==> flow/design.v <==
`timescale 1ns / 1ps
module DilatedCausal1DConv #(
    parameter integer DILATION_FACTOR = 2,
    parameter integer KERNEL_SIZE = 3,
    parameter integer INPUT_CHANNELS = 16,
    parameter integer OUTPUT_CHANNELS = 16
)(
    input clk,
    input reset,
    input wire [INPUT_CHANNELS*8-1:0] x,  
    output reg [OUTPUT_CHANNELS*8-1:0] y,  
    input h_write,
    input [7:0] h_index_channel,
    input [7:0] h_index_filter,
    input [7:0] h_value    
    );
    localparam integer TAPS = DILATION_FACTOR*(KERNEL_SIZE-1) + 1;
    reg signed [7:0] h [0:INPUT_CHANNELS*KERNEL_SIZE-1];        
    reg signed [7:0] x_delay [0:INPUT_CHANNELS*TAPS-1];          
    reg signed [15:0] mul [0:INPUT_CHANNELS*KERNEL_SIZE-1];
    reg signed [15:0] sum [0:OUTPUT_CHANNELS-1];
    integer i,j;
    always @(posedge clk or posedge reset) begin
        if(reset) begin
        for(i = 0; i <= INPUT_CHANNELS-1; i= i+1) begin
            for (j = 0; j <= (DILATION_FACTOR*(KERNEL_SIZE-1)); j = j + 1) begin
                x_delay[i*TAPS+j] <= 8'sh0;
            end           
        end
    end
        else begin
        for(i = 0; i <= INPUT_CHANNELS-1; i= i+1) begin
            for(j=(DILATION_FACTOR*(KERNEL_SIZE-1)); j>0; j=j-1) begin
                x_delay[i*TAPS+j] <= x_delay[i*TAPS+j-1];
            end
            x_delay[i*TAPS] <= x[i*8 +: 8];
        end
    end
end
    always @ (posedge clk or posedge reset) begin  
        if(reset) begin
            for(i = 0; i <= INPUT_CHANNELS-1; i= i+1) begin
                for(j=0; j<KERNEL_SIZE; j=j+1) begin
                    h[i*KERNEL_SIZE+j] <= 8'd1 + j;
                end
            end
        end
        else begin
            for(i = 0; i <= INPUT_CHANNELS-1; i= i+1) begin
                for(j=0; j<KERNEL_SIZE; j=j+1) begin
                    if(h_write == 1 && h_index_channel == i && h_index_filter == j) begin
                        h[i*KERNEL_SIZE+j] <= h_value;
                    end
                end
            end
        end
    end    
always @(*) begin
    for(i = 0; i <= INPUT_CHANNELS-1; i= i+1) begin
        sum[i] = 0;
        for (j = 0; j < KERNEL_SIZE; j = j + 1) begin
            sum[i] = sum[i] + mul[i*KERNEL_SIZE+j];
        end
     end
end
always @(*) begin
    for(i = 0; i <= INPUT_CHANNELS-1; i= i+1) begin
        for(j=0; j< KERNEL_SIZE; j = j + 1) begin
            mul[i*KERNEL_SIZE+j] = x_delay[i*TAPS+DILATION_FACTOR * j] * h[i*KERNEL_SIZE+j];
        end
    end
end
always @(posedge clk or posedge reset) begin
    if (reset) begin
        for(i = 0; i <= OUTPUT_CHANNELS-1; i= i+1) begin
            y[i*8 +: 8] <= 8'sh0;
        end
    end
    else begin
        for(i = 0; i <= OUTPUT_CHANNELS-1; i= i+1) begin
            if(sum[i] >= 127) begin
                y[i*8 +: 8] <= 8'd127;
            end
            else if(sum[i] <=-128) begin
                y[i*8 +: 8] <= -8'd128;
            end
            else begin
                y[i*8 +: 8] <= sum[i][7:0];
            end
        end    
    end
end
endmodule
==> flow/run.sh <==
#!/bin/bash
# the make line also repeats each setting of config.mk as NAME=value (left out here)
make -C /OpenROAD-flow-scripts/flow DESIGN_CONFIG=/design/flow/config.mk WORK_HOME=/design/flow/orfs CLKGATE_MAP_FILE= finish
==> flow/config.mk <==
export PLATFORM = sky130hd
export DESIGN_NAME = DilatedCausal1DConv
export DESIGN_NICKNAME = DilatedCausal1DConv
export VERILOG_FILES = /design/flow/design.v
export SDC_FILE = /design/flow/constraint.sdc
export NUM_CORES = 4
export LEC_CHECK = 0
export ABC_AREA = 0
export CAP_MARGIN = 35
export CORE_ASPECT_RATIO = 1.67
export CORE_MARGIN = 4
export CORE_UTILIZATION = 66
export CTS_CLUSTER_DIAMETER = 44
export CTS_CLUSTER_SIZE = 37
export MAX_ROUTING_LAYER = met5
export SETUP_SLACK_MARGIN = 1.81
export SLEW_MARGIN = 20
==> flow/constraint.sdc <==
create_clock -name core_clock -period 5.16 [get_ports {clk}]
set_input_delay 1.0320 -clock core_clock [delete_from_list [all_inputs] [get_ports {clk}]]
set_output_delay 1.0320 -clock core_clock [all_outputs]
set_load 0.01 [all_outputs]
==> results of run 1 <==
[final cells by class]
class | instances | share of cell area
sequential | 1152 | 0.149
tap | 3159 | 0.0201
clock inverter | 122 | 0.00747
inverter | 4146 | 0.0794
timing repair buffer | 2647 | 0.110
clock buffer | 185 | 0.0227
multi-input combinational | 9709 | 0.611
antenna | 29 | 0.000370
[repair_timing]
| item | in CTS | in global routing |
|---|---|---|
| resized | 1206 | 549 |
| buffers inserted | 219 | 127 |
| hold endpoints to repair | 0 | 0 |
| setup endpoints to repair | 161 | 205 |
| hold buffers | 0 | 0 |
| pin swaps | 798 | 577 |
[metal layers]
layer	vias up	wire length (µm)	part of all wire	GRT usage
met2	3940	241000	0.54	0.673
met5	-	122	0.00027	0
li1	49800	-	-	-
met1	59500	144000	0.32	0.391
met4	18	37100	0.083	0.247
met3	1945	23200	0.052	0.0576
[stage by stage]
| step | cells | power [mW] | area, µm² |
|---|---|---|---|
| 4_1_cts | 21000 | 31.0 | 193000 |
| 2_1_floorplan | 15100 | 13.6 | 160000 |
| 3_3_place_gp | 20500 | 17.1 | 181000 |
| 6_report | 21100 | 31.4 | 196000 |
| 3_5_place_dp | 20500 | 17.3 | 181000 |
| 5_1_grt | 21100 | 32.7 | 196000 |
==> results_slide.txt, run 1 <==
Run Summary

Timing
  – Setup Viol. Count Final: 128
  – Slew Limit Headroom: 0.355
  – Final-report max-slew violation count: 0
  – Worst path setup slack after routing: -1.68 ns
  – Worst-margin pin slew: 0.968 ns
  – Fin Clk Skew: 0.0540 ns
  – Final tally of hold violations: 0
  – Setup TNS: -184.18 ns
  – RSZ-0062 raised after global routing: true
  – Fraction of the cycle the final worst path needs: 1.33
  – Fin Hold WS: 0.321 ns
  – Post-layout min period: 6.84 ns
  – Max Fclk: 146 MHz

Pwr
  – Fraction of power consumed by sequential logic: 0.322
  – Max power group: clock
  – Sw Share: 0.336
  – Power spent charging and discharging nets: 10.6 mW
  – Internal portion of total power: 20.8 mW
  – Combinational logic power: 8.87 mW
  – Total sequential power: 10.1 mW
  – LEAKAGE: 102 nW
  – Worst IR Drop VDD: 0.266 mV
  – Proportion of power drawn by the clock network: 0.395
  – Power drawn by the clock network: 12.4 mW
  – Power Density: 160 nW/µm²
  – Share of power burned in combinational logic: 0.283

Critical path
  – R2r endpoint: y[75]
  – Crit-path max FO: 6
  – Source of the critical timing path: x_delay[49][4]
  – Kind of launch point of the worst setup path: flop
  – Largest stage delay on the critical path: 0.58 ns
  – Logic depth of the worst setup path including buffers: 23
  – Number of cells on the worst reg-to-reg path: 23
  – Crit path DRT: 5.92 ns
  – Buffers plus inverters on the worst setup path: 6
  – Critical path's top delay family: adder cells
  – Most common cell on crit path: sky130_fd_sc_hd__fa_1
  – Worst Path Class, Setup: flop to flop
  – Library cell contributing the largest single delay on the critical path: sky130_fd_sc_hd__fa_1
  – CP Data Arrival Time: 7.60 ns
  – Crit path to: y[75]
  – Worst path cell trace: and2_4 -> fa_1 -> inv_1 -> fa_1 -> inv_2 -> fa_1 -> fa_1 -> fa_1 -> fa_1 -> inv_2 -> fa_1 -> inv_2 -> ha_4 -> o21a_4 -> or3_4 -> o221ai_4 -> buf_6 -> o21ai_4 -> xor2_1 -> or4_4 -> and2b_4 -> buf_12 -> a21o_1
  – Type of element capturing the critical path: flop
  – Worst reg2reg startpoint: x_delay[49][4]
  – Reg2Reg Setup Slack: -1.68 ns

Logic synthesis
  – FF+latch count, synth: 1152
  – Most area-hungry cell type in the Yosys netlist: sky130_fd_sc_hd__fa_1
  – Number of distinct library cells after synthesis: 82
  – Cell total in the yosys stat output: 15100
  – Largest family of logic cells by area: adder cells
  – Adder-cell share of the synthesized area: 0.520
  – Number of synthesized flops with an enable pin: 0
  – Primary flip-flop cell chosen by synthesis mapping: sky130_fd_sc_hd__dfrtp_1
  – Mean cell area of the mapped netlist: 10.5 µm²
  – XOR/XNOR Fraction of Synth Area: 0.0276
  – Fraction of the mapped netlist area in simple logic gates: 0.119
  – Most frequent cells after synthesis: sky130_fd_sc_hd__inv_1 (4130), sky130_fd_sc_hd__fa_1 (3408), sky130_fd_sc_hd__and2_1 (1623)
  – Area share of the largest cell type after synthesis: 0.428
  – Synth Net Count: 19900
  – Share of the yosys chip area belonging to registers: 0.181
  – Mux cell area share after synthesis: 0.0252
  – FFs w/ async S/R, synth: 1.00
  – Cell types occupying the most area after synthesis: sky130_fd_sc_hd__fa_1 (43%), sky130_fd_sc_hd__dfrtp_1 (17%), sky130_fd_sc_hd__inv_1 (9.7%), sky130_fd_sc_hd__ha_1 (9.2%), sky130_fd_sc_hd__and2_1 (6.4%)
  – Total of warnings raised by yosys: 5
  – Most common cell in the synthesized netlist: sky130_fd_sc_hd__inv_1
  – Synthesized instance count: 15100
  – Chip area line of the yosys report: 159000 µm²
  – Cell area after synthesis: 159000 µm²
  – Synthesized-area fraction occupied by ao, oa, aoi and oai cells: 0.0267

Drt
  – DRC Markers: 0
  – Total vias in the final route: 115000
  – Final wirelength: 445 mm
  – Antenna Violating Nets Remaining: 0
  – First-pass iteration count of the detailed router: 8
  – Number of design-rule violations left by the first detailed-router iteration: 5695
  – Wire per inst: 21.1 µm
  – Detail-routed via count per cell: 5.45

Placed design
  – Global placer's final weighted congestion: 0.941
  – Placed wire-length estimate after detailed placement: 355 mm
  – Quantity of I/O buffers inserted on ports: 282
  – Worst setup slack after placement: -2.00 ns

CTS
  – Clk ins delay skew pair: 0.90 ns
  – Number of buffers inserted during clock tree synthesis: 172
  – Clk pin slew, worst setup/hold paths: 0.07 ns
  – Max H-tree Level: 4
  – Root buffer cell: sky130_fd_sc_hd__clkbuf_16
  – TritonCTS clock tree: yes
  – Clock Path Buffers: 4
  – Sink count of the clock tree: 1152

Global route
  – Maximum number of pins on one net before global-route repair: 154
  – Via count of the first global-routing pass: 135000
  – Global routing usage summed across all routing layers: 0.369
  – Overflow after GRT: 0
  – First-pass GRT wire length: 713 mm
  – Antenna violations before repair: 31

Cells and area
  – Layout area overhead: 23.1%
  – Total of fill cells in the finished design: 14400
  – Final cell utilization of the core: 0.819
  – Nets: 22600
  – Gate Area: 120000 µm²
  – Storage cell area: 29300 µm²

Floorplanning
  – Width of the chip: 388 µm
  – Die area: 250000 µm²
  – Die Span Y: 643 µm
  – Site Rows: 232
  – Core box area: 240000 µm²
  – Number of top-level pins: 283
  – Fp_density: 0.665

Flow run
  – OpenROAD warning count: 76
  – Max-cap violation count: 0

Min path
  – Class of the tightest hold or removal check: flop to flop
  – Worst min-delay path startpoint: x_delay[18][5]
  – Hold Path Cell Cnt: 0
  – Endpoint of the worst hold-timing path: x_delay[19][5]

Status
  – Violated layout checks: setup timing
  – Run status: complete, but fails checks
==> run 2, diff against run 1 <==
- ABC_AREA: 0 -> unset
- CAP_MARGIN: 35 -> 20
- CORE_ASPECT_RATIO: 1.67 -> 0.64
- CORE_MARGIN: 4 -> 2
- CORE_UTILIZATION: 66 -> 40
- CTS_CLUSTER_DIAMETER: 44 -> 218
- CTS_CLUSTER_SIZE: 37 -> unset
- HOLD_SLACK_MARGIN: unset -> 0.28
- MAX_ROUTING_LAYER: met5 -> unset
- SETUP_SLACK_MARGIN: 1.81 -> 0.51
- clock period: 5.16 -> 7.0 ns (I/O delays scaled with it)
==> run 2 against run 1 <==
Now clean on timing, DRC and antenna. Synthesized cell count is the same. Sequential cell count is the same. Combinational power shrank about 40%. Critical path depth shrank 3. Clock power shrank 32%. Worst hold slack gained 0.0011 ns. Maximum frequency shrank 0.21%. Worst setup slack gained 1.8 ns. Utilization shrank 35 points. Non-clock buffer count shrank 1545. Wire length shrank 2.6%. Die size grew 62%. Critical endpoint is now y[77]. Largest cell class unchanged. Highest routed layer unchanged.
==> results_slide.txt, run 2 <==
Run Summary

Logic synthesis
  – Area share of the largest cell type after synthesis: 0.428 (unchanged)
  – Synth Net Count: 19900 (unchanged)
  – Adder-cell share of the synthesized area: 0.520 (unchanged)
  – FFs w/ async S/R, synth: 1.00 (unchanged)
  – Share of the yosys chip area belonging to registers: 0.181 (unchanged)
  – Synthesized-area fraction occupied by ao, oa, aoi and oai cells: 0.0267 (unchanged)
  – Most common cell in the synthesized netlist: sky130_fd_sc_hd__inv_1 (unchanged)
  – Number of synthesized flops with an enable pin: 0 (unchanged)
  – FF+latch count, synth: 1152 (unchanged)
  – Primary flip-flop cell chosen by synthesis mapping: sky130_fd_sc_hd__dfrtp_1 (unchanged)
  – Chip area line of the yosys report: 159000 µm² (unchanged)
  – Most frequent cells after synthesis: sky130_fd_sc_hd__inv_1 (4130), sky130_fd_sc_hd__fa_1 (3408), sky130_fd_sc_hd__and2_1 (1623) (unchanged)
  – Cell total in the yosys stat output: 15100 (unchanged)
  – Largest family of logic cells by area: adder cells (unchanged)
  – Mean cell area of the mapped netlist: 10.5 µm² (unchanged)
  – Cell types occupying the most area after synthesis: sky130_fd_sc_hd__fa_1 (43%), sky130_fd_sc_hd__dfrtp_1 (17%), sky130_fd_sc_hd__inv_1 (9.7%), sky130_fd_sc_hd__ha_1 (9.2%), sky130_fd_sc_hd__and2_1 (6.4%) (unchanged)
  – Synthesized instance count: 15100 (unchanged)
  – Most area-hungry cell type in the Yosys netlist: sky130_fd_sc_hd__fa_1 (unchanged)
  – Cell area after synthesis: 159000 µm² (unchanged)
  – Fraction of the mapped netlist area in simple logic gates: 0.119 (unchanged)
  – Number of distinct library cells after synthesis: 82 (unchanged)
  – XOR/XNOR Fraction of Synth Area: 0.0276 (unchanged)
  – Total of warnings raised by yosys: 5 (unchanged)
  – Mux cell area share after synthesis: 0.0252 (unchanged)

Floorplanning
  – Core box area: 397000 µm² (was 240000 µm²)
  – Site Rows: 185 (was 232)
  – Fp_density: 0.402 (was 0.665)
  – Die Span Y: 509 µm (was 643 µm)
  – Number of top-level pins: 283 (unchanged)
  – Width of the chip: 793 µm (was 388 µm)
  – Die area: 404000 µm² (was 250000 µm²)

Drt
  – First-pass iteration count of the detailed router: 6 (was 8)
  – Final wirelength: 434 mm (was 445 mm)
  – DRC Markers: 0 (unchanged)
  – Total vias in the final route: 103000 (was 115000)
  – Wire per inst: 19.9 µm (was 21.1 µm)
  – Antenna Violating Nets Remaining: 0 (unchanged)
  – Number of design-rule violations left by the first detailed-router iteration: 7404 (was 5695)
  – Detail-routed via count per cell: 4.75 (was 5.45)

Critical path
  – Crit-path max FO: 5 (was 6)
  – Buffers plus inverters on the worst setup path: 3 (was 6)
  – Largest stage delay on the critical path: 0.57 ns (was 0.58 ns)
  – Most common cell on crit path: sky130_fd_sc_hd__fa_1 (unchanged)
  – Kind of launch point of the worst setup path: flop (unchanged)
  – Worst Path Class, Setup: flop to flop (unchanged)
  – Crit path DRT: 7.78 ns (was 5.92 ns)
  – Critical path's top delay family: adder cells (unchanged)
  – Type of element capturing the critical path: flop (unchanged)
  – Crit path to: y[77] (was y[75])
  – Worst reg2reg startpoint: x_delay[47][4] (was x_delay[49][4])
  – Worst path cell trace: buf_4 -> and2_1 -> fa_1 -> fa_1 -> fa_1 -> fa_2 -> fa_1 -> fa_1 -> inv_1 -> fa_1 -> inv_1 -> ha_4 -> or4_4 -> o21ai_2 -> nor2_1 -> xnor2_1 -> nand4_1 -> or4_4 -> and2b_4 -> or2_2 (was and2_4 -> fa_1 -> inv_1 -> fa_1 -> inv_2 -> fa_1 -> fa_1 -> fa_1 -> fa_1 -> inv_2 -> fa_1 -> inv_2 -> ha_4 -> o21a_4 -> or3_4 -> o221ai_4 -> buf_6 -> o21ai_4 -> xor2_1 -> or4_4 -> and2b_4 -> buf_12 -> a21o_1)
  – Reg2Reg Setup Slack: 0.15 ns (was -1.68 ns)
  – Source of the critical timing path: x_delay[47][4] (was x_delay[49][4])
  – R2r endpoint: y[77] (was y[75])
  – Library cell contributing the largest single delay on the critical path: sky130_fd_sc_hd__fa_1 (unchanged)
  – Number of cells on the worst reg-to-reg path: 20 (was 23)
  – CP Data Arrival Time: 7.63 ns (was 7.60 ns)
  – Logic depth of the worst setup path including buffers: 20 (was 23)

Pwr
  – Combinational logic power: 5.36 mW (was 8.87 mW)
  – Fraction of power consumed by sequential logic: 0.355 (was 0.322)
  – Power spent charging and discharging nets: 7.00 mW (was 10.6 mW)
  – Share of power burned in combinational logic: 0.251 (was 0.283)
  – Power Density: 116 nW/µm² (was 160 nW/µm²)
  – Worst IR Drop VDD: 0.197 mV (was 0.266 mV)
  – Internal portion of total power: 14.4 mW (was 20.8 mW)
  – Max power group: clock (unchanged)
  – Sw Share: 0.327 (was 0.336)
  – LEAKAGE: 92.7 nW (was 102 nW)
  – Proportion of power drawn by the clock network: 0.395 (about the same)
  – Total sequential power: 7.59 mW (was 10.1 mW)
  – Power drawn by the clock network: 8.45 mW (was 12.4 mW)

Status
  – Run status: finished clean (was complete, but fails checks)

Cells and area
  – Nets: 21000 (was 22600)
  – Non-filler cells in the finished layout: 21700 (was 21100)
  – Final cell utilization of the core: 0.464 (was 0.819)
  – Total of fill cells in the finished design: 37100 (was 14400)
  – Layout area overhead: 15.4% (was 23.1%)
  – Storage cell area: 29300 µm² (about the same)
  – Gate Area: 118000 µm² (was 120000 µm²)

Placed design
  – Post-Place Cells: 21100 (was 20500)
  – Global placer's final weighted congestion: 0.896 (was 0.941)
  – Quantity of I/O buffers inserted on ports: 282 (unchanged)
  – Placed wire-length estimate after detailed placement: 354 mm (was 355 mm)

Global route
  – Global routing usage summed across all routing layers: 0.222 (was 0.369)
  – First-pass GRT wire length: 683 mm (was 713 mm)
  – Via count of the first global-routing pass: 111000 (was 135000)
  – Maximum number of pins on one net before global-route repair: 135 (was 154)
  – Antenna violations before repair: 34 (was 31)
  – Overflow after GRT: 0 (unchanged)

Min path
  – Hold Path Cell Cnt: 0 (unchanged)
  – Class of the tightest hold or removal check: flop to flop (unchanged)
  – Worst min-delay path startpoint: x_delay[18][5] (unchanged)
  – Endpoint of the worst hold-timing path: x_delay[19][5] (unchanged)

Timing
  – Fin Hold WS: 0.322 ns (was 0.321 ns)
  – Slew Limit Headroom: 0.253 (was 0.355)
  – Max Fclk: 146 MHz (about the same)
  – Worst-margin pin slew: 1.12 ns (was 0.968 ns)
  – Final-report max-slew violation count: 0 (unchanged)
  – Setup Viol. Count Final: 0 (was 128)
  – Post-layout min period: 6.85 ns (was 6.84 ns)
  – Fraction of the cycle the final worst path needs: 0.979 (was 1.33)
  – RSZ-0062 raised after global routing: true (unchanged)
  – Final tally of hold violations: 0 (unchanged)
  – Fin Clk Skew: 0.0775 ns (was 0.0540 ns)

Flow run
  – OpenROAD warning count: 85 (was 76)
  – Max-cap violation count: 0 (unchanged)

CTS
  – Root buffer cell: sky130_fd_sc_hd__clkbuf_16 (unchanged)
  – Clock Path Buffers: 4 (unchanged)
  – TritonCTS clock tree: yes (unchanged)
  – Max H-tree Level: 4 (unchanged)
  – Clk pin slew, worst setup/hold paths: 0.06 ns (was 0.07 ns)
  – Number of hold-repair buffers added at the cts stage: 0 (unchanged)
  – Number of buffers inserted during clock tree synthesis: 153 (was 172)
  – Clk ins delay skew pair: 0.92 ns (was 0.90 ns)
  – Sink count of the clock tree: 1152 (unchanged)
[run 2: per-stage QoR]
stage	setup WS [ns]	setup TNS [ns]	area [µm²]	total power, mW
after global placement	-0.0233	-0.0571	172000	12.3
final	0.147	0	184000	21.4
after floorplan	-10.25	-	160000	10.1
after detailed placement	-0.0881	-0.826	172000	12.3
after global routing	-0.0000622	-0.0000622	184000	22.5
after CTS	0.174	0	181000	21.4
[run 2: cell type report]
class / instances / share of cell area
flip-flops and latches: 1152 / 0.159
clock inverters: 73 / 0.00434
repair buffers: 1102 / 0.0514
diodes: 26 / 0.000354
multi-input cells: 9709 / 0.640
clock buffers: 205 / 0.0236
inverters: 4146 / 0.0850
well taps: 5329 / 0.0362
[run 2: layer usage]
layer	routed length [µm]	GRT usage	up-vias	share of wire
met5	81	0	-	0.00019
met4	9340	0.0466	14	0.022
met3	36500	0.0539	372	0.084
met2	170000	0.293	2927	0.39
met1	218000	0.361	53300	0.50
li1	-	-	46600	-
[run 2: repair_timing]
item / CTS / global route
gates resized: 599 / 513
setup endpoints to repair: 122 / 126
buffers inserted: 200 / 143
pin swaps: 327 / 292
gates cloned: 0 / 0
==> run 3, diff against run 2 <==
- CORE_ASPECT_RATIO: 0.64 -> unset
- CTS_CLUSTER_DIAMETER: 218 -> unset
- HOLD_SLACK_MARGIN: 0.28 -> unset
- SETUP_SLACK_MARGIN: 0.51 -> unset
==> run 3 against run 2 <==
Still clean on timing, DRC and antenna. Clock-buffer cell count grew 13. Die size is essentially flat. Worst setup slack lost 0.041 ns. Combinational power shrank 13%. Maximum frequency shrank 0.59%. Synthesized cell count is the same. Largest cell class unchanged. Highest routed layer unchanged.
==> results_slide.txt, run 3 <==
Run Summary

Critical path
  – Number of cells on the worst reg-to-reg path: 21 (was 20)
  – Logic depth of the worst setup path including buffers: 21 (was 20)
  – Worst path cell trace: nand2_2 -> clkinvlp_4 -> buf_4 -> fa_1 -> fa_1 -> fa_1 -> fa_2 -> fa_1 -> fa_1 -> inv_1 -> fa_1 -> inv_1 -> ha_1 -> or4_4 -> o221ai_4 -> buf_6 -> xor2_2 -> nand4_1 -> or4_4 -> and2b_4 -> or2_2 (was buf_4 -> and2_1 -> fa_1 -> fa_1 -> fa_1 -> fa_2 -> fa_1 -> fa_1 -> inv_1 -> fa_1 -> inv_1 -> ha_4 -> or4_4 -> o21ai_2 -> nor2_1 -> xnor2_1 -> nand4_1 -> or4_4 -> and2b_4 -> or2_2)
  – Source of the critical timing path: x_delay[47][7] (was x_delay[47][4])
  – CP Data Arrival Time: 7.65 ns (was 7.63 ns)
  – R2r endpoint: y[76] (was y[77])
  – Worst Path Class, Setup: flop to flop (unchanged)
  – Most common cell on crit path: sky130_fd_sc_hd__fa_1 (unchanged)
  – Critical path's top delay family: adder cells (unchanged)
  – Crit-path max FO: 6 (was 5)
  – Reg2Reg Setup Slack: 0.11 ns (was 0.15 ns)
  – Worst reg2reg startpoint: x_delay[47][7] (was x_delay[47][4])
  – Type of element capturing the critical path: flop (unchanged)
  – Largest stage delay on the critical path: 0.59 ns (was 0.57 ns)
  – Kind of launch point of the worst setup path: flop (unchanged)
  – Buffers plus inverters on the worst setup path: 5 (was 3)
  – Crit path DRT: 7.76 ns (was 7.78 ns)
  – Library cell contributing the largest single delay on the critical path: sky130_fd_sc_hd__fa_1 (unchanged)
  – Crit path to: y[76] (was y[77])

CTS
  – Root buffer cell: sky130_fd_sc_hd__clkbuf_16 (unchanged)
  – Clock Path Buffers: 4 (unchanged)
  – Number of hold-repair buffers added at the cts stage: 0 (unchanged)
  – Clk pin slew, worst setup/hold paths: 0.06 ns (about the same)
  – Max H-tree Level: 4 (unchanged)
  – Clk ins delay skew pair: 0.88 ns (was 0.92 ns)
  – Sink count of the clock tree: 1152 (unchanged)
  – Number of buffers inserted during clock tree synthesis: 164 (was 153)
  – TritonCTS clock tree: yes (unchanged)

Logic synthesis
  – Synthesized-area fraction occupied by ao, oa, aoi and oai cells: 0.0267 (unchanged)
  – Number of distinct library cells after synthesis: 82 (unchanged)
  – Share of the yosys chip area belonging to registers: 0.181 (unchanged)
  – Cell types occupying the most area after synthesis: sky130_fd_sc_hd__fa_1 (43%), sky130_fd_sc_hd__dfrtp_1 (17%), sky130_fd_sc_hd__inv_1 (9.7%), sky130_fd_sc_hd__ha_1 (9.2%), sky130_fd_sc_hd__and2_1 (6.4%) (unchanged)
  – Most frequent cells after synthesis: sky130_fd_sc_hd__inv_1 (4130), sky130_fd_sc_hd__fa_1 (3408), sky130_fd_sc_hd__and2_1 (1623) (unchanged)
  – Number of synthesized flops with an enable pin: 0 (unchanged)
  – Adder-cell share of the synthesized area: 0.520 (unchanged)
  – FF+latch count, synth: 1152 (unchanged)
  – XOR/XNOR Fraction of Synth Area: 0.0276 (unchanged)
  – Most common cell in the synthesized netlist: sky130_fd_sc_hd__inv_1 (unchanged)
  – Synthesized instance count: 15100 (unchanged)
  – Primary flip-flop cell chosen by synthesis mapping: sky130_fd_sc_hd__dfrtp_1 (unchanged)
  – Total of warnings raised by yosys: 5 (unchanged)
  – Area share of the largest cell type after synthesis: 0.428 (unchanged)
  – Synth Net Count: 19900 (unchanged)
  – Cell area after synthesis: 159000 µm² (unchanged)
  – Chip area line of the yosys report: 159000 µm² (unchanged)
  – FFs w/ async S/R, synth: 1.00 (unchanged)
  – Most area-hungry cell type in the Yosys netlist: sky130_fd_sc_hd__fa_1 (unchanged)
  – Fraction of the mapped netlist area in simple logic gates: 0.119 (unchanged)
  – Mean cell area of the mapped netlist: 10.5 µm² (unchanged)
  – Largest family of logic cells by area: adder cells (unchanged)
  – Cell total in the yosys stat output: 15100 (unchanged)
  – Mux cell area share after synthesis: 0.0252 (unchanged)

Global route
  – Overflow after GRT: 0 (unchanged)
  – Maximum number of pins on one net before global-route repair: 135 (unchanged)
  – First-pass GRT wire length: 652 mm (was 683 mm)
  – Via count of the first global-routing pass: 113000 (was 111000)
  – Global routing usage summed across all routing layers: 0.206 (was 0.222)
  – Antenna violations before repair: 28 (was 34)

Pwr
  – Proportion of power drawn by the clock network: 0.426 (was 0.395)
  – Sw Share: 0.311 (was 0.327)
  – Fraction of power consumed by sequential logic: 0.356 (was 0.355)
  – Combinational logic power: 4.64 mW (was 5.36 mW)
  – Power spent charging and discharging nets: 6.62 mW (was 7.00 mW)
  – LEAKAGE: 91.6 nW (was 92.7 nW)
  – Max power group: clock (unchanged)
  – Worst IR Drop VDD: 0.183 mV (was 0.197 mV)
  – Power drawn by the clock network: 9.06 mW (was 8.45 mW)
  – Overall power after layout: 21.3 mW (was 21.4 mW)
  – Total sequential power: 7.57 mW (was 7.59 mW)
  – Internal portion of total power: 14.6 mW (was 14.4 mW)
  – Share of power burned in combinational logic: 0.218 (was 0.251)
  – Power Density: 118 nW/µm² (was 116 nW/µm²)

Drt
  – Final wirelength: 399 mm (was 434 mm)
  – First-pass iteration count of the detailed router: 6 (unchanged)
  – Number of design-rule violations left by the first detailed-router iteration: 5078 (was 7404)
  – Total vias in the final route: 102000 (was 103000)
  – Wire per inst: 18.7 µm (was 19.9 µm)
  – Detail-routed via count per cell: 4.75 (about the same)
  – DRC Markers: 0 (unchanged)
  – Antenna Violating Nets Remaining: 0 (unchanged)

Floorplanning
  – Die area: 404000 µm² (about the same)
  – Site Rows: 231 (was 185)
  – Fp_density: 0.402 (about the same)
  – Core box area: 396000 µm² (was 397000 µm²)
  – Die Span Y: 635 µm (was 509 µm)
  – Width of the chip: 635 µm (was 793 µm)
  – Number of top-level pins: 283 (unchanged)

Timing
  – Max Fclk: 145 MHz (was 146 MHz)
  – Fraction of the cycle the final worst path needs: 0.985 (was 0.979)
  – Worst-margin pin slew: 1.15 ns (was 1.12 ns)
  – Worst path setup slack after routing: 0.106 ns (was 0.147 ns)
  – Setup Viol. Count Final: 0 (unchanged)
  – Post-layout min period: 6.89 ns (was 6.85 ns)
  – Slew Limit Headroom: 0.231 (was 0.253)
  – RSZ-0062 raised after global routing: true (unchanged)
  – Final-report max-slew violation count: 0 (unchanged)
  – Fin Clk Skew: 0.0398 ns (was 0.0775 ns)
  – Setup TNS: 0 ns (unchanged)
  – Final tally of hold violations: 0 (unchanged)

Placed design
  – Quantity of I/O buffers inserted on ports: 282 (unchanged)
  – Global placer's final weighted congestion: 0.855 (was 0.896)
  – Worst setup slack after placement: -0.0387 ns (was -0.0881 ns)
  – Post-Place Cells: 21000 (was 21100)
  – Placed wire-length estimate after detailed placement: 325 mm (was 354 mm)

Min path
  – Endpoint of the worst hold-timing path: x_delay[29][0] (was x_delay[19][5])
  – Class of the tightest hold or removal check: flop to flop (unchanged)
  – Worst min-delay path startpoint: x_delay[28][0] (was x_delay[18][5])
  – Hold Path Cell Cnt: 0 (unchanged)

Status
  – Run status: finished clean (unchanged)

Flow run
  – OpenROAD warning count: 79 (was 85)
  – Max-cap violation count: 0 (unchanged)

Cells and area
  – Layout area overhead: 12.8% (was 15.4%)
  – Nets: 20700 (was 21000)
  – Final cell utilization of the core: 0.454 (was 0.464)
  – Non-filler cells in the finished layout: 21400 (was 21700)
## run 3: per-layer routing
metal	part of all wire	GRT usage	routed length (µm)	vias up
met2	0.49	0.348	196000	1697
met1	0.44	0.283	176000	53300
met3	0.041	0.0235	16400	416
met5	0.000063	0	25	-
li1	-	-	-	46000
met4	0.028	0.0552	11300	6
## run 3: layout make-up
type                       count  area [µm²]
antenna                       24        60.1
clock buffer                 218        4740
clock inverter                79         980
fill                       37300      216000
inverter                    4146       15600
multi-input combinational   9709      116000
sequential                  1152       29100
tap                         5242        6560
timing repair buffer         822        7060
## run 3: timing repair
item                                    CTS  global route
pin swaps                                 0           130
setup buffers                             0            95
endpoints found under the setup margin   21           112
gates resized                            12           428
gates cloned                              0             0
## run 3: stage by stage
| stage | instance area (µm²) | hold slack (ns) |
|---|---|---|
| 2_1_floorplan | 159000 | 0.331 |
| 3_3_place_gp | 172000 | 0.331 |
| 3_5_place_dp | 172000 | 0.335 |
| 4_1_cts | 178000 | 0.328 |
| 5_1_grt | 180000 | 0.336 |
| 6_report | 180000 | 0.318 |
==> run 4, diff against run 3 <==
- clock period: 7.0 -> 7.25 ns (I/O delays scaled with it)
==> run 4 against run 3 <==
Maximum frequency is 1.4% lower. Total power fell by 4.6%. Global-route usage barely moved. Register-to-register slack improved by 0.15 ns. Synthesized cell count unchanged. Wire length decreased by 0.58%. Clock skew increased by 0.014 ns. Worst setup slack better by 0.15 ns. Area after synthesis is the same. Clock-buffer cell count decreased by 12. Clock power fell by 2.8%.
==> results_slide.txt, run 4 <==
Run Summary

Status
  – Run status: finished clean (unchanged)

Critical path
  – Reg2Reg Setup Slack: 0.26 ns (was 0.11 ns)
  – CP Data Arrival Time: 7.76 ns (was 7.65 ns)
  – Number of cells on the worst reg-to-reg path: 22 (was 21)
  – Critical path's top delay family: adder cells (unchanged)
  – Crit path DRT: 8.02 ns (was 7.76 ns)
  – Worst Path Class, Setup: flop to flop (unchanged)
  – Buffers plus inverters on the worst setup path: 6 (was 5)
  – Most common cell on crit path: sky130_fd_sc_hd__fa_1 (unchanged)
  – Logic depth of the worst setup path including buffers: 22 (was 21)
  – Crit-path max FO: 6 (unchanged)
  – Worst path cell trace: nand2_1 -> inv_1 -> fa_2 -> buf_12 -> fa_1 -> inv_1 -> fa_1 -> fa_1 -> inv_1 -> fa_1 -> fa_1 -> inv_1 -> fa_1 -> inv_1 -> ha_1 -> or4_1 -> o221ai_2 -> o21ai_1 -> xor2_1 -> or4_1 -> and2b_4 -> or2_2 (was nand2_2 -> clkinvlp_4 -> buf_4 -> fa_1 -> fa_1 -> fa_1 -> fa_2 -> fa_1 -> fa_1 -> inv_1 -> fa_1 -> inv_1 -> ha_1 -> or4_4 -> o221ai_4 -> buf_6 -> xor2_2 -> nand4_1 -> or4_4 -> and2b_4 -> or2_2)
  – R2r endpoint: y[77] (was y[76])
  – Worst reg2reg startpoint: h[27][0] (was x_delay[47][7])
  – Library cell contributing the largest single delay on the critical path: sky130_fd_sc_hd__fa_1 (unchanged)
  – Type of element capturing the critical path: flop (unchanged)
  – Crit path to: y[77] (was y[76])
  – Largest stage delay on the critical path: 0.53 ns (was 0.59 ns)
  – Kind of launch point of the worst setup path: flop (unchanged)
  – Source of the critical timing path: h[27][0] (was x_delay[47][7])

Pwr
  – Worst IR Drop VDD: 0.161 mV (was 0.183 mV)
  – Proportion of power drawn by the clock network: 0.434 (was 0.426)
  – Internal portion of total power: 14.0 mW (was 14.6 mW)
  – Sw Share: 0.311 (about the same)
  – Power spent charging and discharging nets: 6.31 mW (was 6.62 mW)
  – LEAKAGE: 90.1 nW (was 91.6 nW)
  – Max power group: clock (unchanged)
  – Power drawn by the clock network: 8.81 mW (was 9.06 mW)
  – Combinational logic power: 4.13 mW (was 4.64 mW)
  – Total sequential power: 7.35 mW (was 7.57 mW)
  – Fraction of power consumed by sequential logic: 0.362 (was 0.356)
  – Share of power burned in combinational logic: 0.204 (was 0.218)
  – Power Density: 115 nW/µm² (was 118 nW/µm²)
  – Overall power after layout: 20.3 mW (was 21.3 mW)

CTS
  – Number of hold-repair buffers added at the cts stage: 0 (unchanged)
  – TritonCTS clock tree: yes (unchanged)
  – Root buffer cell: sky130_fd_sc_hd__clkbuf_16 (unchanged)
  – Clk ins delay skew pair: 0.89 ns (was 0.88 ns)
  – Number of buffers inserted during clock tree synthesis: 163 (was 164)
  – Clk pin slew, worst setup/hold paths: 0.06 ns (about the same)
  – Sink count of the clock tree: 1152 (unchanged)
  – Clock Path Buffers: 4 (unchanged)
  – Max H-tree Level: 4 (unchanged)

Logic synthesis
  – Number of synthesized flops with an enable pin: 0 (unchanged)
  – Mean cell area of the mapped netlist: 10.5 µm² (unchanged)
  – Share of the yosys chip area belonging to registers: 0.181 (unchanged)
  – Largest family of logic cells by area: adder cells (unchanged)
  – Number of distinct library cells after synthesis: 82 (unchanged)
  – Synthesized instance count: 15100 (unchanged)
  – Synth Net Count: 19900 (unchanged)
  – Most common cell in the synthesized netlist: sky130_fd_sc_hd__inv_1 (unchanged)
  – Cell types occupying the most area after synthesis: sky130_fd_sc_hd__fa_1 (43%), sky130_fd_sc_hd__dfrtp_1 (17%), sky130_fd_sc_hd__inv_1 (9.7%), sky130_fd_sc_hd__ha_1 (9.2%), sky130_fd_sc_hd__and2_1 (6.4%) (unchanged)
  – Cell total in the yosys stat output: 15100 (unchanged)
  – Fraction of the mapped netlist area in simple logic gates: 0.119 (unchanged)
  – Synthesized-area fraction occupied by ao, oa, aoi and oai cells: 0.0267 (unchanged)
  – FF+latch count, synth: 1152 (unchanged)
  – Area share of the largest cell type after synthesis: 0.428 (unchanged)
  – Most area-hungry cell type in the Yosys netlist: sky130_fd_sc_hd__fa_1 (unchanged)
  – XOR/XNOR Fraction of Synth Area: 0.0276 (unchanged)
  – Adder-cell share of the synthesized area: 0.520 (unchanged)
  – Primary flip-flop cell chosen by synthesis mapping: sky130_fd_sc_hd__dfrtp_1 (unchanged)
  – Total of warnings raised by yosys: 5 (unchanged)
  – FFs w/ async S/R, synth: 1.00 (unchanged)
  – Cell area after synthesis: 159000 µm² (unchanged)
  – Most frequent cells after synthesis: sky130_fd_sc_hd__inv_1 (4130), sky130_fd_sc_hd__fa_1 (3408), sky130_fd_sc_hd__and2_1 (1623) (unchanged)
  – Mux cell area share after synthesis: 0.0252 (unchanged)
  – Chip area line of the yosys report: 159000 µm² (unchanged)

Cells and area
  – Nets: 20400 (was 20700)
  – Layout area overhead: 10.7% (was 12.8%)
  – Final cell utilization of the core: 0.445 (was 0.454)
  – Non-Filler Cell Area, Final: 176000 µm² (was 180000 µm²)

Timing
  – Post-layout min period: 6.99 ns (was 6.89 ns)
  – Max Fclk: 143 MHz (was 145 MHz)
  – Fin Hold WS: 0.315 ns (was 0.318 ns)
  – Worst-margin pin slew: 1.04 ns (was 1.15 ns)
  – Fin Clk Skew: 0.0542 ns (was 0.0398 ns)
  – Final tally of hold violations: 0 (unchanged)
  – Fraction of the cycle the final worst path needs: 0.964 (was 0.985)
  – Setup Viol. Count Final: 0 (unchanged)
  – Slew Limit Headroom: 0.304 (was 0.231)
  – Final-report max-slew violation count: 0 (unchanged)

Drt
  – DRC Markers: 0 (unchanged)
  – Total vias in the final route: 100000 (was 102000)
  – Detail-routed via count per cell: 4.76 (was 4.75)
  – Final wirelength: 397 mm (was 399 mm)
  – First-pass iteration count of the detailed router: 7 (was 6)
  – Antenna Violating Nets Remaining: 0 (unchanged)
  – Number of design-rule violations left by the first detailed-router iteration: 5306 (was 5078)
  – Wire per inst: 18.8 µm (was 18.7 µm)

Min path
  – Hold Path Cell Cnt: 0 (unchanged)
  – Worst min-delay path startpoint: x_delay[28][5] (was x_delay[28][0])
  – Class of the tightest hold or removal check: flop to flop (unchanged)
  – Endpoint of the worst hold-timing path: x_delay[29][5] (was x_delay[29][0])

Floorplanning
  – Width of the chip: 635 µm (unchanged)
  – Fp_density: 0.402 (unchanged)
  – Number of top-level pins: 283 (unchanged)
  – Core box area: 396000 µm² (unchanged)
  – Die area: 404000 µm² (unchanged)
  – Die Span Y: 635 µm (unchanged)
  – Site Rows: 231 (unchanged)

Global route
  – Antenna violations before repair: 34 (was 28)
  – Maximum number of pins on one net before global-route repair: 129 (was 135)
  – Global routing usage summed across all routing layers: 0.206 (about the same)
  – Via count of the first global-routing pass: 112000 (was 113000)
  – Overflow after GRT: 0 (unchanged)
  – First-pass GRT wire length: 649 mm (was 652 mm)

Placed design
  – Global placer's final weighted congestion: 0.857 (was 0.855)
  – Placed wire-length estimate after detailed placement: 326 mm (was 325 mm)
  – Quantity of I/O buffers inserted on ports: 282 (unchanged)
  – Area after DPL: 170000 µm² (was 172000 µm²)

Flow run
  – OpenROAD warning count: 80 (was 79)
  – Max-cap violation count: 0 (unchanged)
==> run 4: what timing repair did <==
item	4_1_cts	5_1_grt
setup endpoints to repair	0	107
buffers inserted	0	23
resized	0	120
==> run 4: area by class of cell <==
class / instances / area [µm²]
Fill cell: 37500 / 220000
Clock inverter: 89 / 1250
Antenna cell: 17 / 42.5
Sequential cell: 1152 / 28900
Inverter: 4146 / 15600
Multi-Input combinational cell: 9709 / 115000
Timing Repair Buffer: 525 / 4740
Tap cell: 5242 / 6560
Clock buffer: 206 / 4440
==> run 4: layer usage <==
metal / routed length [µm] / share of wire / vias up / track usage
met5: 0 / 0 / - / 0
li1: - / - / 45400 / -
met2: 194000 / 0.49 / 1883 / 0.348
met1: 173000 / 0.44 / 52700 / 0.282
met4: 11500 / 0.029 / 0 / 0.0526
met3: 18200 / 0.046 / 439 / 0.0244
==> run 4: per-stage QoR <==
step | setup TNS, ns | cells | setup WS (ns)
3_3_place_gp | 0 | 20800 | 0.113
3_5_place_dp | 0 | 20800 | 0.0810
6_report | 0 | 21100 | 0.258
4_1_cts | 0 | 21000 | 0.0640
2_1_floorplan | - | 15100 | -10.05
5_1_grt | -0.156 | 21100 | -0.0302
==> run 5, diff against run 4 <==
- CORE_UTILIZATION: 40 -> 72
- CTS_CLUSTER_DIAMETER: unset -> 393
- CTS_CLUSTER_SIZE: unset -> 13
- PLACE_DENSITY: unset -> 0.43
- clock period: 7.25 -> 6.14 ns (I/O delays scaled with it)
==> run 5 against run 4 <==
The layout now fails its checks (setup timing). Area after synthesis is the same. Non-clock buffer count grew 1938. Maximum frequency barely moved. Register-to-register slack worse by 1.1 ns. Critical endpoint is now y[5].
==> results_slide.txt, run 5 <==
Run Summary

Logic synthesis
  – Adder-cell share of the synthesized area: 0.520 (unchanged)
  – XOR/XNOR Fraction of Synth Area: 0.0276 (unchanged)
  – Most common cell in the synthesized netlist: sky130_fd_sc_hd__inv_1 (unchanged)
  – Cell area after synthesis: 159000 µm² (unchanged)
  – Largest family of logic cells by area: adder cells (unchanged)
  – Primary flip-flop cell chosen by synthesis mapping: sky130_fd_sc_hd__dfrtp_1 (unchanged)
  – Synthesized-area fraction occupied by ao, oa, aoi and oai cells: 0.0267 (unchanged)
  – Synthesized instance count: 15100 (unchanged)
  – Most area-hungry cell type in the Yosys netlist: sky130_fd_sc_hd__fa_1 (unchanged)
  – Cell types occupying the most area after synthesis: sky130_fd_sc_hd__fa_1 (43%), sky130_fd_sc_hd__dfrtp_1 (17%), sky130_fd_sc_hd__inv_1 (9.7%), sky130_fd_sc_hd__ha_1 (9.2%), sky130_fd_sc_hd__and2_1 (6.4%) (unchanged)
  – Mux cell area share after synthesis: 0.0252 (unchanged)
  – Fraction of the mapped netlist area in simple logic gates: 0.119 (unchanged)
  – Number of distinct library cells after synthesis: 82 (unchanged)
  – FF+latch count, synth: 1152 (unchanged)
  – Chip area line of the yosys report: 159000 µm² (unchanged)
  – Mean cell area of the mapped netlist: 10.5 µm² (unchanged)
  – Total of warnings raised by yosys: 5 (unchanged)
  – Cell total in the yosys stat output: 15100 (unchanged)
  – Area share of the largest cell type after synthesis: 0.428 (unchanged)
  – Share of the yosys chip area belonging to registers: 0.181 (unchanged)
  – FFs w/ async S/R, synth: 1.00 (unchanged)
  – Synth Net Count: 19900 (unchanged)
  – Number of synthesized flops with an enable pin: 0 (unchanged)
  – Most frequent cells after synthesis: sky130_fd_sc_hd__inv_1 (4130), sky130_fd_sc_hd__fa_1 (3408), sky130_fd_sc_hd__and2_1 (1623) (unchanged)

Timing
  – Fin Clk Skew: 0.0466 ns (was 0.0542 ns)
  – Worst-margin pin slew: 1.07 ns (was 1.04 ns)
  – Final-report max-slew violation count: 0 (unchanged)
  – Fraction of the cycle the final worst path needs: 1.14 (was 0.964)
  – RSZ-0062 raised after global routing: true
  – Slew Limit Headroom: 0.284 (was 0.304)
  – Max Fclk: 143 MHz (about the same)
  – Setup Viol. Count Final: 128 (was 0)
  – Worst path setup slack after routing: -0.858 ns (was 0.258 ns)
  – Final tally of hold violations: 0 (unchanged)
  – Post-layout min period: 7.00 ns (was 6.99 ns)

Drt
  – Final wirelength: 445 mm (was 397 mm)
  – First-pass iteration count of the detailed router: 6 (was 7)
  – Number of design-rule violations left by the first detailed-router iteration: 9169 (was 5306)
  – DRC Markers: 0 (unchanged)
  – Antenna Violating Nets Remaining: 0 (unchanged)
  – Wire per inst: 21.6 µm (was 18.8 µm)
  – Total vias in the final route: 117000 (was 100000)
  – Detail-routed via count per cell: 5.67 (was 4.76)

Global route
  – Maximum number of pins on one net before global-route repair: 154 (was 129)
  – First-pass GRT wire length: 692 mm (was 649 mm)
  – Global routing usage summed across all routing layers: 0.396 (was 0.206)
  – Via count of the first global-routing pass: 131000 (was 112000)
  – Layer with the highest usage after global routing: met2 (unchanged)
  – GRT met1 Usage: 0.499 (was 0.282)
  – Antenna violations before repair: 26 (was 34)
  – Met2 Usage GRT: 0.674 (was 0.348)
  – Grt met3 use: 0.0638 (was 0.0244)
  – Overflow after GRT: 0 (unchanged)

Pwr
  – Proportion of power drawn by the clock network: 0.285 (was 0.434)
  – Share of power burned in combinational logic: 0.332 (was 0.204)
  – Fraction of power consumed by sequential logic: 0.383 (was 0.362)
  – Worst IR Drop VDD: 0.238 mV (was 0.161 mV)
  – Sw Share: 0.342 (was 0.311)
  – Power drawn by the clock network: 6.36 mW (was 8.81 mW)
  – Internal portion of total power: 14.7 mW (was 14.0 mW)
  – Combinational logic power: 7.41 mW (was 4.13 mW)
  – Power Density: 117 nW/µm² (was 115 nW/µm²)
  – Total sequential power: 8.54 mW (was 7.35 mW)
  – Max power group: sequential cells (was clock)
  – LEAKAGE: 99.2 nW (was 90.1 nW)
  – Power spent charging and discharging nets: 7.63 mW (was 6.31 mW)

Floorplanning
  – Number of top-level pins: 283 (unchanged)
  – Site Rows: 172 (was 231)
  – Die Span Y: 475 µm (was 635 µm)
  – Width of the chip: 475 µm (was 635 µm)
  – Core box area: 220000 µm² (was 396000 µm²)
  – Die area: 225000 µm² (was 404000 µm²)
  – Fp_density: 0.725 (was 0.402)

Critical path
  – Number of cells on the worst reg-to-reg path: 23 (was 22)
  – CP Data Arrival Time: 7.74 ns (was 7.76 ns)
  – Critical path's top delay family: adder cells (unchanged)
  – Reg2Reg Setup Slack: -0.86 ns (was 0.26 ns)
  – Worst reg2reg startpoint: h[0][5] (was h[27][0])
  – Crit path DRT: 6.88 ns (was 8.02 ns)
  – Type of element capturing the critical path: flop (unchanged)
  – Kind of launch point of the worst setup path: flop (unchanged)
  – Most common cell on crit path: sky130_fd_sc_hd__fa_1 (unchanged)
  – Crit path to: y[5] (was y[77])
  – R2r endpoint: y[5] (was y[77])
  – Source of the critical timing path: h[0][5] (was h[27][0])
  – Library cell contributing the largest single delay on the critical path: sky130_fd_sc_hd__fa_1 (unchanged)
  – Buffers plus inverters on the worst setup path: 7 (was 6)
  – Logic depth of the worst setup path including buffers: 23 (was 22)
  – Worst Path Class, Setup: flop to flop (unchanged)
  – Worst path cell trace: buf_4 -> nand2_4 -> fa_1 -> inv_2 -> fa_1 -> inv_2 -> fa_1 -> fa_1 -> inv_2 -> fa_1 -> fa_1 -> inv_1 -> fa_1 -> inv_2 -> ha_4 -> o2111ai_4 -> nand3_2 -> buf_4 -> a2111oi_4 -> nor4_4 -> or4_4 -> o21ai_4 -> a21o_1 (was nand2_1 -> inv_1 -> fa_2 -> buf_12 -> fa_1 -> inv_1 -> fa_1 -> fa_1 -> inv_1 -> fa_1 -> fa_1 -> inv_1 -> fa_1 -> inv_1 -> ha_1 -> or4_1 -> o221ai_2 -> o21ai_1 -> xor2_1 -> or4_1 -> and2b_4 -> or2_2)
  – Crit-path max FO: 7 (was 6)
  – Largest stage delay on the critical path: 0.59 ns (was 0.53 ns)

Cells and area
  – Layout area overhead: 20.0% (was 10.7%)
  – Nets: 22300 (was 20400)
  – Non-filler cells in the finished layout: 20700 (was 21100)

CTS
  – Max H-tree Level: 3 (was 4)
  – Sink count of the clock tree: 1152 (unchanged)
  – Number of hold-repair buffers added at the cts stage: 0 (unchanged)
  – Clk ins delay skew pair: 0.79 ns (was 0.89 ns)
  – Number of buffers inserted during clock tree synthesis: 98 (was 163)
  – TritonCTS clock tree: yes (unchanged)
  – Root buffer cell: sky130_fd_sc_hd__clkbuf_16 (unchanged)
  – Clock Path Buffers: 3 (was 4)
  – Clk pin slew, worst setup/hold paths: 0.09 ns (was 0.06 ns)

Placed design
  – Worst setup slack after placement: -0.854 ns (was 0.0810 ns)
  – Placed wire-length estimate after detailed placement: 335 mm (was 326 mm)
  – Global placer's final weighted congestion: 0.953 (was 0.857)
  – Quantity of I/O buffers inserted on ports: 282 (unchanged)
  – Post-Place Cells: 20100 (was 20800)

Flow run
  – Max-cap violation count: 0 (unchanged)
  – OpenROAD warning count: 84 (was 80)

Min path
  – Endpoint of the worst hold-timing path: x_delay[49][7] (was x_delay[29][5])
  – Hold Path Cell Cnt: 0 (unchanged)
  – Worst min-delay path startpoint: x_delay[48][7] (was x_delay[28][5])
  – Class of the tightest hold or removal check: flop to flop (unchanged)

Status
  – Run status: complete, but fails checks (was finished clean)
  – Violated layout checks: setup timing
==> run 5: final cells by class <==
class	instances	area, µm²
diodes	49	123
clock buffers	167	2730
clock inverters	7	75.1
fillers	10900	28600
inverters	4146	15600
multi-input cells	9709	120000
flip-flops and latches	1152	29200
well taps	2958	3700
repair buffers	2463	20000
==> run 5: what timing repair did <==
item,in CTS,in global routing
buffers inserted,205,123
endpoints found under the hold margin,0,0
setup endpoints to repair,128,128
gates resized,982,651
pin swaps,718,591
==> run 5: per-stage QoR <==
stage / TNS (ns) / hold slack, ns / area (µm²) / power, mW / utilization
after global placement: -63.26 / 0.331 / 180000 / 14.2 / 0.817
final: -70.76 / 0.335 / 191000 / 22.3 / 0.870
after CTS: -47.55 / 0.336 / 188000 / 21.5 / 0.854
after global routing: -90.76 / 0.343 / 191000 / 23.1 / 0.870
after floorplan: - / 0.331 / 160000 / 11.5 / -
after detailed placement: -80.46 / 0.335 / 180000 / 14.4 / 0.817
==> run 5: per-layer routing <==
layer	vias to the layer above	part of all wire
met2	5675	0.51
met3	1770	0.073
met1	60300	0.36
li1	49200	-
met5	-	0.00013
met4	8	0.062
==> run 6, diff against run 5 <==
- ABC_AREA: unset -> 0
- CAP_MARGIN: 20 -> 35
- CORE_ASPECT_RATIO: unset -> 1.67
- CORE_MARGIN: 2 -> 4
- CTS_CLUSTER_DIAMETER: 393 -> 44
- CTS_CLUSTER_SIZE: 13 -> 37
- MAX_ROUTING_LAYER: unset -> met5
- PLACE_DENSITY: 0.43 -> 0.42
- SETUP_SLACK_MARGIN: unset -> 1.81
- clock period: 6.14 -> 6.23 ns (I/O delays scaled with it)
==> run 6 against run 5 <==
Worst hold slack worse by 0.012 ns. Global-route usage is 1.3 points higher. Largest power group is now clock. Area after synthesis unchanged. The layout still fails its checks (setup timing). Maximum frequency is 0.33% higher. Clock power is 59% higher. Clock skew increased by 0.0093 ns. Synthesized cell count stayed put.
==> results_slide.txt, run 6 <==
Run Summary

Status
  – Run status: complete, but fails checks (unchanged)
  – Violated layout checks: setup timing (unchanged)

Drt
  – DRC Markers: 0 (unchanged)
  – Final wirelength: 470 mm (was 445 mm)
  – Wire per inst: 22.6 µm (was 21.6 µm)
  – Number of design-rule violations left by the first detailed-router iteration: 8272 (was 9169)
  – Detail-routed via count per cell: 5.76 (was 5.67)
  – Antenna Violating Nets Remaining: 0 (unchanged)
  – First-pass iteration count of the detailed router: 6 (unchanged)
  – Total vias in the final route: 120000 (was 117000)

Critical path
  – Most common cell on crit path: sky130_fd_sc_hd__fa_1 (unchanged)
  – Number of cells on the worst reg-to-reg path: 25 (was 23)
  – Buffers plus inverters on the worst setup path: 8 (was 7)
  – Crit path DRT: 6.94 ns (was 6.88 ns)
  – Type of element capturing the critical path: flop (unchanged)
  – Crit-path max FO: 7 (unchanged)
  – Source of the critical timing path: x_delay[40][3] (was h[0][5])
  – R2r endpoint: y[67] (was y[5])
  – Library cell contributing the largest single delay on the critical path: sky130_fd_sc_hd__fa_1 (unchanged)
  – Worst Path Class, Setup: flop to flop (unchanged)
  – Largest stage delay on the critical path: 0.64 ns (was 0.59 ns)
  – Worst reg2reg startpoint: x_delay[40][3] (was h[0][5])
  – Reg2Reg Setup Slack: -0.75 ns (was -0.86 ns)
  – Crit path to: y[67] (was y[5])
  – CP Data Arrival Time: 7.69 ns (was 7.74 ns)
  – Critical path's top delay family: adder cells (unchanged)
  – Kind of launch point of the worst setup path: flop (unchanged)
  – Logic depth of the worst setup path including buffers: 25 (was 23)

Global route
  – First-pass GRT wire length: 723 mm (was 692 mm)
  – Layer with the highest usage after global routing: met2 (unchanged)
  – Global routing usage summed across all routing layers: 0.410 (was 0.396)
  – Maximum number of pins on one net before global-route repair: 153 (was 154)
  – Met2 Usage GRT: 0.729 (was 0.674)
  – Grt met3 use: 0.0728 (was 0.0638)
  – Antenna violations before repair: 41 (was 26)
  – Via count of the first global-routing pass: 139000 (was 131000)
  – Overflow after GRT: 0 (unchanged)
  – GRT met1 Usage: 0.433 (was 0.499)

Logic synthesis
  – Total of warnings raised by yosys: 5 (unchanged)
  – Number of distinct library cells after synthesis: 82 (unchanged)
  – Primary flip-flop cell chosen by synthesis mapping: sky130_fd_sc_hd__dfrtp_1 (unchanged)
  – Most common cell in the synthesized netlist: sky130_fd_sc_hd__inv_1 (unchanged)
  – Largest family of logic cells by area: adder cells (unchanged)
  – Mux cell area share after synthesis: 0.0252 (unchanged)
  – FFs w/ async S/R, synth: 1.00 (unchanged)
  – Most frequent cells after synthesis: sky130_fd_sc_hd__inv_1 (4130), sky130_fd_sc_hd__fa_1 (3408), sky130_fd_sc_hd__and2_1 (1623) (unchanged)
  – Cell total in the yosys stat output: 15100 (unchanged)
  – Fraction of the mapped netlist area in simple logic gates: 0.119 (unchanged)
  – FF+latch count, synth: 1152 (unchanged)
  – Mean cell area of the mapped netlist: 10.5 µm² (unchanged)
  – Cell types occupying the most area after synthesis: sky130_fd_sc_hd__fa_1 (43%), sky130_fd_sc_hd__dfrtp_1 (17%), sky130_fd_sc_hd__inv_1 (9.7%), sky130_fd_sc_hd__ha_1 (9.2%), sky130_fd_sc_hd__and2_1 (6.4%) (unchanged)
  – XOR/XNOR Fraction of Synth Area: 0.0276 (unchanged)
  – Number of synthesized flops with an enable pin: 0 (unchanged)
  – Chip area line of the yosys report: 159000 µm² (unchanged)
  – Synthesized instance count: 15100 (unchanged)
  – Cell area after synthesis: 159000 µm² (unchanged)
  – Adder-cell share of the synthesized area: 0.520 (unchanged)
  – Synthesized-area fraction occupied by ao, oa, aoi and oai cells: 0.0267 (unchanged)
  – Most area-hungry cell type in the Yosys netlist: sky130_fd_sc_hd__fa_1 (unchanged)
  – Share of the yosys chip area belonging to registers: 0.181 (unchanged)
  – Area share of the largest cell type after synthesis: 0.428 (unchanged)
  – Synth Net Count: 19900 (unchanged)

Cells and area
  – Non-Filler Cell Area, Final: 195000 µm² (was 191000 µm²)
  – Final cell utilization of the core: 0.881 (was 0.870)
  – Nets: 22400 (was 22300)
  – Layout area overhead: 22.0% (was 20.0%)

Placed design
  – Quantity of I/O buffers inserted on ports: 282 (unchanged)
  – Placed wire-length estimate after detailed placement: 347 mm (was 335 mm)
  – Global placer's final weighted congestion: 0.949 (was 0.953)
  – Worst setup slack after placement: -0.926 ns (was -0.854 ns)
  – Area after DPL: 179000 µm² (was 180000 µm²)

Floorplanning
  – Site Rows: 223 (was 172)
  – Number of top-level pins: 283 (unchanged)
  – Fp_density: 0.722 (was 0.725)
  – Die area: 229000 µm² (was 225000 µm²)
  – Die Span Y: 616 µm (was 475 µm)
  – Width of the chip: 372 µm (was 475 µm)
  – Core box area: 221000 µm² (was 220000 µm²)

Pwr
  – Internal portion of total power: 17.2 mW (was 14.7 mW)
  – Combinational logic power: 7.27 mW (was 7.41 mW)
  – Power Density: 133 nW/µm² (was 117 nW/µm²)
  – Share of power burned in combinational logic: 0.282 (was 0.332)
  – Sw Share: 0.333 (was 0.342)
  – Power drawn by the clock network: 10.1 mW (was 6.36 mW)
  – Fraction of power consumed by sequential logic: 0.326 (was 0.383)
  – Power spent charging and discharging nets: 8.58 mW (was 7.63 mW)
  – Total sequential power: 8.41 mW (was 8.54 mW)
  – Proportion of power drawn by the clock network: 0.392 (was 0.285)
  – LEAKAGE: 101 nW (was 99.2 nW)
  – Max power group: clock (was sequential cells)
  – Worst IR Drop VDD: 0.293 mV (was 0.238 mV)

Timing
  – Worst path setup slack after routing: -0.745 ns (was -0.858 ns)
  – Worst-margin pin slew: 1.06 ns (was 1.07 ns)
  – Post-layout min period: 6.98 ns (was 7.00 ns)
  – Fraction of the cycle the final worst path needs: 1.12 (was 1.14)
  – Max Fclk: 143 MHz (about the same)
  – Fin Clk Skew: 0.0559 ns (was 0.0466 ns)
  – Final-report max-slew violation count: 0 (unchanged)
  – RSZ-0062 raised after global routing: true (unchanged)
  – Final tally of hold violations: 0 (unchanged)
  – Slew Limit Headroom: 0.291 (was 0.284)
  – Setup Viol. Count Final: 123 (was 128)

Min path
  – Worst min-delay path startpoint: x_delay[58][3] (was x_delay[48][7])
  – Class of the tightest hold or removal check: flop to flop (unchanged)
  – Endpoint of the worst hold-timing path: x_delay[59][3] (was x_delay[49][7])
  – Hold Path Cell Cnt: 0 (unchanged)

CTS
  – TritonCTS clock tree: yes (unchanged)
  – Clk ins delay skew pair: 0.86 ns (was 0.79 ns)
  – Number of hold-repair buffers added at the cts stage: 0 (unchanged)
  – Root buffer cell: sky130_fd_sc_hd__clkbuf_16 (unchanged)
  – Number of buffers inserted during clock tree synthesis: 156 (was 98)
  – Max H-tree Level: 4 (was 3)
  – Clock Path Buffers: 4 (was 3)
  – Sink count of the clock tree: 1152 (unchanged)
  – Clk pin slew, worst setup/hold paths: 0.07 ns (was 0.09 ns)

Flow run
  – Max-cap violation count: 0 (unchanged)
  – OpenROAD warning count: 83 (was 84)
==> run 6: repair_timing <==
action | CTS | global route
setup buffers | 247 | 157
resized | 1095 | 652
endpoints found under the setup margin | 128 | 128
pin swaps | 840 | 594
==> run 6: metrics by stage <==
stage / instances / total power [mW] / hold WS, ns / setup TNS (ns)
CTS: 20600 / 25.1 / 0.318 / -38.12
finish: 20700 / 25.8 / 0.323 / -58.46
detailed placement: 20000 / 14.2 / 0.335 / -71.30
global placement: 20000 / 14.0 / 0.331 / -53.10
floorplan: 15100 / 11.3 / 0.331 / -
global route: 20700 / 26.7 / 0.346 / -80.75
==> run 6: cell type report <==
cell class                      instances  area, µm²
Inverter                             4146      15600
Sequential cell                      1152      29200
Timing Repair Buffer                 2505      20400
Multi-Input combinational cell       9709     120000
Antenna cell                           34       85.1
Clock buffer                          167       4040
Clock inverter                        108       1630
Fill cell                           10300      26200
Tap cell                             2925       3660
==> run 6: per-layer routing <==
| metal | vias to the layer above | wire length (µm) |
|---|---|---|
| met4 | 22 | 45000 |
| met3 | 2917 | 33100 |
| met5 | - | 153 |
| met1 | 60900 | 145000 |
| li1 | 49400 | - |
| met2 | 6261 | 247000 |
==> run 7, diff against run 6 <==
- ABC_AREA: 0 -> unset
- CAP_MARGIN: 35 -> 20
- CORE_ASPECT_RATIO: 1.67 -> unset
- CORE_MARGIN: 4 -> 2
- CTS_CLUSTER_DIAMETER: 44 -> unset
- CTS_CLUSTER_SIZE: 37 -> 13
- MAX_ROUTING_LAYER: met5 -> unset
- PLACE_DENSITY: 0.42 -> unset
- PLACE_DENSITY_LB_ADDON: unset -> 0.19
- SETUP_SLACK_MARGIN: 1.81 -> 1.78
- clock period: 6.23 -> 6.08 ns (I/O delays scaled with it)
==> run 7 against run 6 <==
The layout still fails its checks (setup timing). Via count grew 5.4%. Worst setup slack got worse by 0.92 ns. Synthesized cell count unchanged. Global-route usage up 1.8 points. Sequential cell count did not move. Sequential power up 3.0%. Register-to-register slack got worse by 0.92 ns. Clock skew grew 0.0086 ns. Critical path depth down 1. Cell area about the same. Non-clock buffer count is 15 higher. Worst hold slack worse by 0.012 ns. Highest routed layer unchanged.
==> results_slide.txt, run 7 <==
Run Summary

Drt
  – Final wirelength: 516 mm (was 470 mm)
  – DRC Markers: 0 (unchanged)
  – Wire per inst: 24.8 µm (was 22.6 µm)
  – Number of design-rule violations left by the first detailed-router iteration: 13000 (was 8272)
  – Antenna Violating Nets Remaining: 0 (unchanged)
  – Total vias in the final route: 126000 (was 120000)

Timing
  – Final-report max-slew violation count: 0 (unchanged)
  – Slew Limit Headroom: 0.0484 (was 0.291)
  – Fin Hold WS: 0.312 ns (was 0.323 ns)
  – Fin Clk Skew: 0.0645 ns (was 0.0559 ns)
  – Worst path setup slack after routing: -1.66 ns (was -0.745 ns)
  – RSZ-0062 raised after global routing: true (unchanged)
  – Setup Viol. Count Final: 128 (was 123)
  – Final tally of hold violations: 0 (unchanged)
  – Post-layout min period: 7.74 ns (was 6.98 ns)

Pwr
  – Sw Share: 0.328 (was 0.333)
  – Share of power burned in combinational logic: 0.288 (was 0.282)
  – LEAKAGE: 101 nW (about the same)
  – Power drawn by the clock network: 10.3 mW (was 10.1 mW)
  – Total sequential power: 8.66 mW (was 8.41 mW)
  – Power Density: 137 nW/µm² (was 133 nW/µm²)
  – Worst IR Drop VDD: 0.255 mV (was 0.293 mV)
  – Overall power after layout: 26.7 mW (was 25.8 mW)
  – Internal portion of total power: 17.9 mW (was 17.2 mW)

Global route
  – Layer with the highest usage after global routing: met2 (unchanged)
  – Met2 Usage GRT: 0.702 (was 0.729)
  – GRT met1 Usage: 0.519 (was 0.433)
  – Maximum number of pins on one net before global-route repair: 174 (was 153)
  – Overflow after GRT: 0 (unchanged)
  – First-pass GRT wire length: 738 mm (was 723 mm)
  – Global routing usage summed across all routing layers: 0.427 (was 0.410)

Critical path
  – Source of the critical timing path: x_delay[25][1] (was x_delay[40][3])
  – Number of cells on the worst reg-to-reg path: 24 (was 25)
  – Kind of launch point of the worst setup path: flop (unchanged)
  – Crit-path max FO: 7 (unchanged)
  – Worst reg2reg startpoint: x_delay[25][1] (was x_delay[40][3])
  – Critical path's top delay family: adder cells (unchanged)
  – Crit path DRT: 6.85 ns (was 6.94 ns)
  – Worst path cell trace: buf_4 -> nand2b_1 -> fa_1 -> inv_1 -> fa_1 -> inv_1 -> fa_2 -> fa_1 -> inv_1 -> fa_2 -> fa_1 -> inv_1 -> fa_1 -> inv_1 -> ha_1 -> o2111ai_2 -> nand3b_1 -> xnor2_2 -> buf_4 -> buf_4 -> nor4b_1 -> and3_1 -> a41o_1 -> o21a_1

Floorplanning
  – Core box area: 220000 µm² (was 221000 µm²)
  – Site Rows: 172 (was 223)
  – Number of top-level pins: 283 (unchanged)
  – Fp_density: 0.725 (was 0.722)
  – Die Span Y: 475 µm (was 616 µm)
  – Die area: 225000 µm² (was 229000 µm²)

Status
  – Run status: complete, but fails checks (unchanged)
  – Violated layout checks: setup timing (unchanged)

Logic synthesis
  – Largest family of logic cells by area: adder cells (unchanged)
  – Synth Net Count: 19900 (unchanged)
  – Synthesized instance count: 15100 (unchanged)
  – Cell area after synthesis: 159000 µm² (unchanged)
  – FF+latch count, synth: 1152 (unchanged)
  – Most frequent cells after synthesis: sky130_fd_sc_hd__inv_1 (4130), sky130_fd_sc_hd__fa_1 (3408), sky130_fd_sc_hd__and2_1 (1623) (unchanged)
  – XOR/XNOR Fraction of Synth Area: 0.0276 (unchanged)
  – Most common cell in the synthesized netlist: sky130_fd_sc_hd__inv_1 (unchanged)
  – Fraction of the mapped netlist area in simple logic gates: 0.119 (unchanged)
  – Total of warnings raised by yosys: 5 (unchanged)
  – Chip area line of the yosys report: 159000 µm² (unchanged)
  – Primary flip-flop cell chosen by synthesis mapping: sky130_fd_sc_hd__dfrtp_1 (unchanged)
  – Number of synthesized flops with an enable pin: 0 (unchanged)
  – Mux cell area share after synthesis: 0.0252 (unchanged)

Min path
  – Endpoint of the worst hold-timing path: x_delay[52][7] (was x_delay[59][3])
  – Hold Path Cell Cnt: 0 (unchanged)

Cells and area
  – Layout area overhead: 22.0% (about the same)
  – Nets: 22400 (about the same)
  – Non-filler cells in the finished layout: 20800 (was 20700)

Flow run
  – OpenROAD warning count: 75 (was 83)

Placed design
  – Quantity of I/O buffers inserted on ports: 282 (unchanged)
  – Placed wire-length estimate after detailed placement: 328 mm (was 347 mm)

CTS
  – Sink count of the clock tree: 1152 (unchanged)
  – Number of buffers inserted during clock tree synthesis: 151 (was 156)
## run 7: repair_timing
action,CTS,global route
setup buffers,241,134
pin swaps,793,557
setup endpoints to repair,128,128
gates resized,1087,644
## run 7: layout make-up
cell class	instances	area, µm²
Multi-Input combinational cell	9709	120000
Sequential cell	1152	29200
Fill cell	8906	25400
Timing Repair Buffer	2520	20600
Inverter	4146	15600
Clock buffer	196	4280
Tap cell	2958	3700
Clock inverter	85	1210
Antenna cell	63	158
## run 7: metrics by stage
step	setup TNS [ns]	util
after floorplan	-	-
after global placement	-68.87	0.817
after detailed placement	-85.96	0.817
after CTS	-53.37	0.869
after global routing	-125.07	0.884
final	-106.32	0.884
## run 7: per-layer routing
| metal | part of all wire | vias to the layer above |
|---|---|---|
| met3 | 0.11 | 3836 |
| met1 | 0.32 | 62600 |
| met5 | 0.00061 | - |
| met2 | 0.48 | 9965 |
| li1 | - | 49500 |
| met4 | 0.092 | 36 |
No activity file was given, so power comes from the tool's default toggle rates.
